run A:
Design SingleCycle_Top, start of the top module:
module SingleCycle_Top
(
	input				CLK	,
	input				RST	,
	output [9:0]	IMEM_ADDR	,
	input	 [15:0]	IMEM_RDATA	,
	output [9:0]	DMEM_ADDR	,
	output [15:0]	DMEM_WDATA	,
	output			DMEM_WE		,
	input	 [15:0]	DMEM_RDATA
);
	wire [15:0] sel_pc_out;
	wire [15:0] pc_out;
	wire [15:0] im_out;
	wire [15:0] alu_in;
	wire [15:0] rd1;
	wire [15:0] rd2;
	wire [15:0] alu_imm_out;
	wire [15:0] alu_out;
	wire [15:0] alu_bypass_out;
	wire [15:0] aux_out;
	wire [15:0] mem_out;
	wire [15:0] mem_bypass_out;
	wire [15:0] store_pc_out;
	wire [15:0] sum_imm_out;
	wire               comp;
	wire               sel_pc;    
	wire               sum_imm;   
	wire               store_pc;  
	wire               reg_we;    
	wire               alu_imm;   
	typedefs::alu_opcode_t alu_ctrl;  
	wire               alu_bypass;
	wire					 alu_feedback_in;
	wire               mem_we;    
	wire               mem_bypass;
	Controller control_block(
		.clk(CLK), 
		.op(typedefs::opcode_t'(im_out[15:10])), 
		.comp(comp), 
		.sel_PC(sel_pc), 
		.sum_imm(sum_imm), 
		.store_pc(store_pc), 
		.reg_we(reg_we), 
		.alu_imm(alu_imm), 
		.alu_ctrl(alu_ctrl), 
		.alu_bypass(alu_bypass),
		.alu_feedback_in(alu_feedback_in),
		.mem_we(mem_we), 
		.mem_bypass(mem_bypass)
	);
	Mux2x1 feedback_mux(
		.a(rd1), 
		.b(aux_out), 
		.sel(alu_feedback_in), 
		.out(alu_in)
	);
	Mux2x1 pc_mux(
		.a(pc_out + sum_imm_out), 
		.b(aux_out), 
		.sel(sel_pc), 
		.out(sel_pc_out)
	);
	Mux2x1 sum_imm_mux(
		.a(16'h1), 
		.b(aux_out), 
		.sel(sum_imm), 
		.out(sum_imm_out)
	);
	Reg pc(
		.in(sel_pc_out), 
		.clk(CLK),
		.rst(RST), 
		.out(pc_out)
	);
	assign IMEM_ADDR = pc_out[9:0];
	assign im_out    = IMEM_RDATA;
	RegFile reg_file(
		.a1(im_out[9:5]), 
		.a2(im_out[4:0]), 
		.wdata(store_pc_out), 
		.we(reg_we), 
		.clk(CLK),
		.rst(RST),
		.rd1(rd1), 
		.rd2(rd2)
	);
	Mux2x1 alu_imm_mux(
		.a(rd2), 
		.b({8'h0, im_out[7:0]}), 
		.sel(alu_imm), 
		.out(alu_imm_out)
	);
	ALU my_alu(
		.a(alu_in), 
		.b(alu_imm_out), 
		.opcode(alu_ctrl), 
		.out(alu_out), 
		.comp(comp)
	);
	Mux2x1 alu_bypass_mux(
		.a(alu_out), 
		.b(alu_imm_out), 
		.sel(alu_bypass), 
		.out(alu_bypass_out)
	);
	Reg aux(
		.in(alu_bypass_out), 
		.clk(CLK), 
  ...
clock: 11.9 ns
lec_check: 0
abc_area: 1
cap_margin: 40
core_aspect_ratio: 1.73
core_margin: 2
core_utilization: 50
cts_cluster_size: 98
hold_slack_margin: 0.04
setup_slack_margin: 3.03
slew_margin: 20
tns_end_percent: 95
run.sh (not shown) runs the stock make flow with config.mk's settings and CLKGATE_MAP_FILE=.
Run A: aborted in global routing (tool error)
> inputs changed (run A -> run B)
# run A
export LEC_CHECK = 0
export ABC_AREA = 1
export CAP_MARGIN = 40
export CORE_ASPECT_RATIO = 1.73
export CORE_MARGIN = 2
export CORE_UTILIZATION = 50
export CTS_CLUSTER_SIZE = 98
export HOLD_SLACK_MARGIN = 0.04
export SETUP_SLACK_MARGIN = 3.03
export SLEW_MARGIN = 20
export TNS_END_PERCENT = 95
create_clock -name core_clock -period 11.9 [get_ports {CLK}]
# run B
export LEC_CHECK = 0
export ABC_AREA = 1
export CAP_MARGIN = 20
export CORE_MARGIN = 2
export CORE_UTILIZATION = 58
export SLEW_MARGIN = 20
create_clock -name core_clock -period 10.0 [get_ports {CLK}]
## What came out
Run B finished every stage; the final checks, however, were not passed, the failures being setup timing. Diff run A..run B | number of enable-type register cells in the synthesized netlist | unchanged. Run B vs. run A: chip width went up by 43 µm. Delta (run B minus run A): total instance count after detailed placement shows an increase of 1.2%, cell area reported after detailed placement shows an increase of 3.1%. Run B -> run A: synthesized area delta 0, exact match. For overall die area, dividing the value from run A by the value from run B gives 1.16. Relative to run A, post-place setup slack has decreased by 0.84 ns in run B. Looking only at number of buffers inserted during clock tree synthesis, and setting everything else aside, the higher value of run A and run B goes to run B.
Input-level comparison between run C and run B:
# run B
export LEC_CHECK = 0
export ABC_AREA = 1
export CAP_MARGIN = 20
export CORE_MARGIN = 2
export CORE_UTILIZATION = 58
export SLEW_MARGIN = 20
create_clock -name core_clock -period 10.0 [get_ports {CLK}]
# run C
export LEC_CHECK = 0
export CAP_MARGIN = 20
export CORE_MARGIN = 2
export CORE_UTILIZATION = 40
export SLEW_MARGIN = 20
create_clock -name core_clock -period 16.0 [get_ports {CLK}]
--- outcome ---
Run C completed every stage of the flow, and the final layout passed the timing, design-rule and antenna checks.
The first-pass GRT wire length reported for run C is greater than that of run B by 1700 µm.
Compared to run B, run C was floorplanned on a bigger die.
Leakage component of the power (run C vs. run B) decreases by more than 10%
Area: run C vs run B -> run C smaller

========
== job 7215 ==
SingleCycle_Top again, from the RTL that the note above started with.
==> flow/design.v (excerpt) <==
module SingleCycle_Top
(
	input				CLK	,
	input				RST	,
	output [9:0]	IMEM_ADDR	,
	input	 [15:0]	IMEM_RDATA	,
	output [9:0]	DMEM_ADDR	,
	output [15:0]	DMEM_WDATA	,
	output			DMEM_WE		,
	input	 [15:0]	DMEM_RDATA
);
clock: 3.42 ns
lec_check: 0
abc_area: 1
cap_margin: 20
core_margin: 2
core_utilization: 72
slew_margin: 20
The flow ended early for job 7215: it failed with a tool error in clock tree synthesis.
Modified inputs, job 4560 compared to job 7215
- SETUP_SLACK_MARGIN newly set to 0.19
- HOLD_SLACK_MARGIN newly set to 0.29
- CORE_UTILIZATION changed from 72 to 40
- the clock period (ns, I/O delays scaled along) changed from 3.42 to 16.0
[summary]
clock tree synthesis: job 7215 exited with error. Job 4560 went all the way through the flow, and no timing, DRC or antenna check failed. Post-placement cell count delta for job 4560 relative to job 7215: 498 lower. Lower area of the core goes to job 7215 over job 4560. Job 7215 -> job 4560: post-placement cell area decreased by more than 10%.
Relative to job 4560, the following input files were edited for job 7955:
- CORE_ASPECT_RATIO: unset -> 1.42
- CELL_PAD_IN_SITES_GLOBAL_PLACEMENT: unset -> 2
- GPL_ROUTABILITY_DRIVEN: unset -> 0
- PLACE_DENSITY_LB_ADDON: unset -> 0.17
- CTS_CLUSTER_DIAMETER: unset -> 88
- MAX_ROUTING_LAYER: unset -> met4
- CORE_MARGIN: 2 -> 3
- CORE_UTILIZATION: 40 -> 24
- HOLD_SLACK_MARGIN: 0.29 -> unset
- SETUP_SLACK_MARGIN: 0.19 -> unset
Summary of job 7955 over job 4560: number of placement rows moved up; met3 wirelength from detailed routing down 13,000 um; wire length now sits higher; relative max-transition margin went up 8.1 points.
sky130_fd_sc_hd__ha_1 as the standard cell with the maximum stage delay on the critical path was reported by job 7955, and sky130_fd_sc_hd__o21ai_0 by job 4560.
### job 7955 -> job 8234
- CORE_MARGIN: 3 -> 2
- CORE_UTILIZATION: 24 -> 50
- GPL_ROUTABILITY_DRIVEN: 0 -> unset
- ABC_AREA: 1 -> unset
- CORE_ASPECT_RATIO: 1.42 -> unset
- PLACE_DENSITY_LB_ADDON: 0.17 -> unset
- CELL_PAD_IN_SITES_GLOBAL_PLACEMENT: 2 -> unset
- CTS_CLUSTER_DIAMETER: 88 -> unset
- MAX_ROUTING_LAYER: met4 -> unset
- the clock period (ns, I/O delays scaled along): 16.0 -> 8.66
### Flow results
Completing all stages was not enough for job 8234: its layout failed the final checks because of negative setup slack.
Looking at sum of buffers and inverters on the critical path, job 8234 sits 2 above job 7955.
Compared with job 7955, job 8234 shows a higher number of vias in the routed layout.
Top contributor to total power = registers: job 8234; top contributor to total power = the clock network: job 7955
From job 7955 to job 8234 the numbers moved as follows: final-layout non-clock buffer area share higher; internal power consumption higher.
In job 8234 relative to job 7955, power density over cell area had gone up by more than half.
What job 8234 reported for average instance area after synthesis has to be multiplied by 0.842 to get the figure for job 7955.
Finished layout cell area of job 8234 exceeds that of job 7955 by more than 10%.
Looking at full die area, job 8234 sits about 50% lower than job 7955 does.
[inputs] job 6809 vs job 8234
- an added CORE_ASPECT_RATIO of 1.73
- an added TNS_END_PERCENT of 95
- a change of CORE_UTILIZATION from 50 to 40
- an added ABC_AREA of 1
- an added PLACE_DENSITY_LB_ADDON of 0.05
- a change of CAP_MARGIN from 20 to 10
- an added CTS_CLUSTER_SIZE of 98
- an added SETUP_SLACK_MARGIN of 2.51
- an added HOLD_SLACK_MARGIN of 0.04
- Of job 8234 and job 6809, not a single run came through the flow clean.
- Job 8234 completed end to end; final checks failed (negative setup slack).
- Job 6809 failed in global routing with GRT-0116.
- Job 6809 vs. job 8234: effective utilization at floorplan fell 10 points, count of port buffers added during placement about even, number of post-CTS setup repair buffers rose 57, cell resize tally after clock tree synthesis rose 301.
- Between job 6809 and job 8234, it is job 6809 whose total placed cells including tap cells is higher, by 1,060.
#### Input delta (job 1091 over job 6809)
- removing HOLD_SLACK_MARGIN (formerly 0.04)
- removing PLACE_DENSITY_LB_ADDON (formerly 0.05)
- removing CTS_CLUSTER_SIZE (formerly 98)
- removing ABC_AREA (formerly 1)
- removing CORE_ASPECT_RATIO (formerly 1.73)
- changing TNS_END_PERCENT from 95 to 5
- changing CORE_UTILIZATION from 40 to 58
- removing SETUP_SLACK_MARGIN (formerly 2.51)
- changing CAP_MARGIN from 10 to 20
- changing the clock period (ns, I/O delays scaled along) from 8.66 to 11.0
==> results <==
What the final checks of job 1091 revealed, after a flow that finished every stage, was a layout that fails on negative setup slack.
The die size in job 1091 sits 26,000 um2 below the value recorded for job 6809.
On job 1091: register area share after synthesis is 0.50 points lower than what job 6809 gave.
Per the comparison of job 1091 with job 6809, multiplexer share of the synthesized area shows an increase of 2.6 points; pre-CTS worst setup slack shows an increase of 0.70 ns.
No activity file was given, so power comes from the tool's default toggle rates.
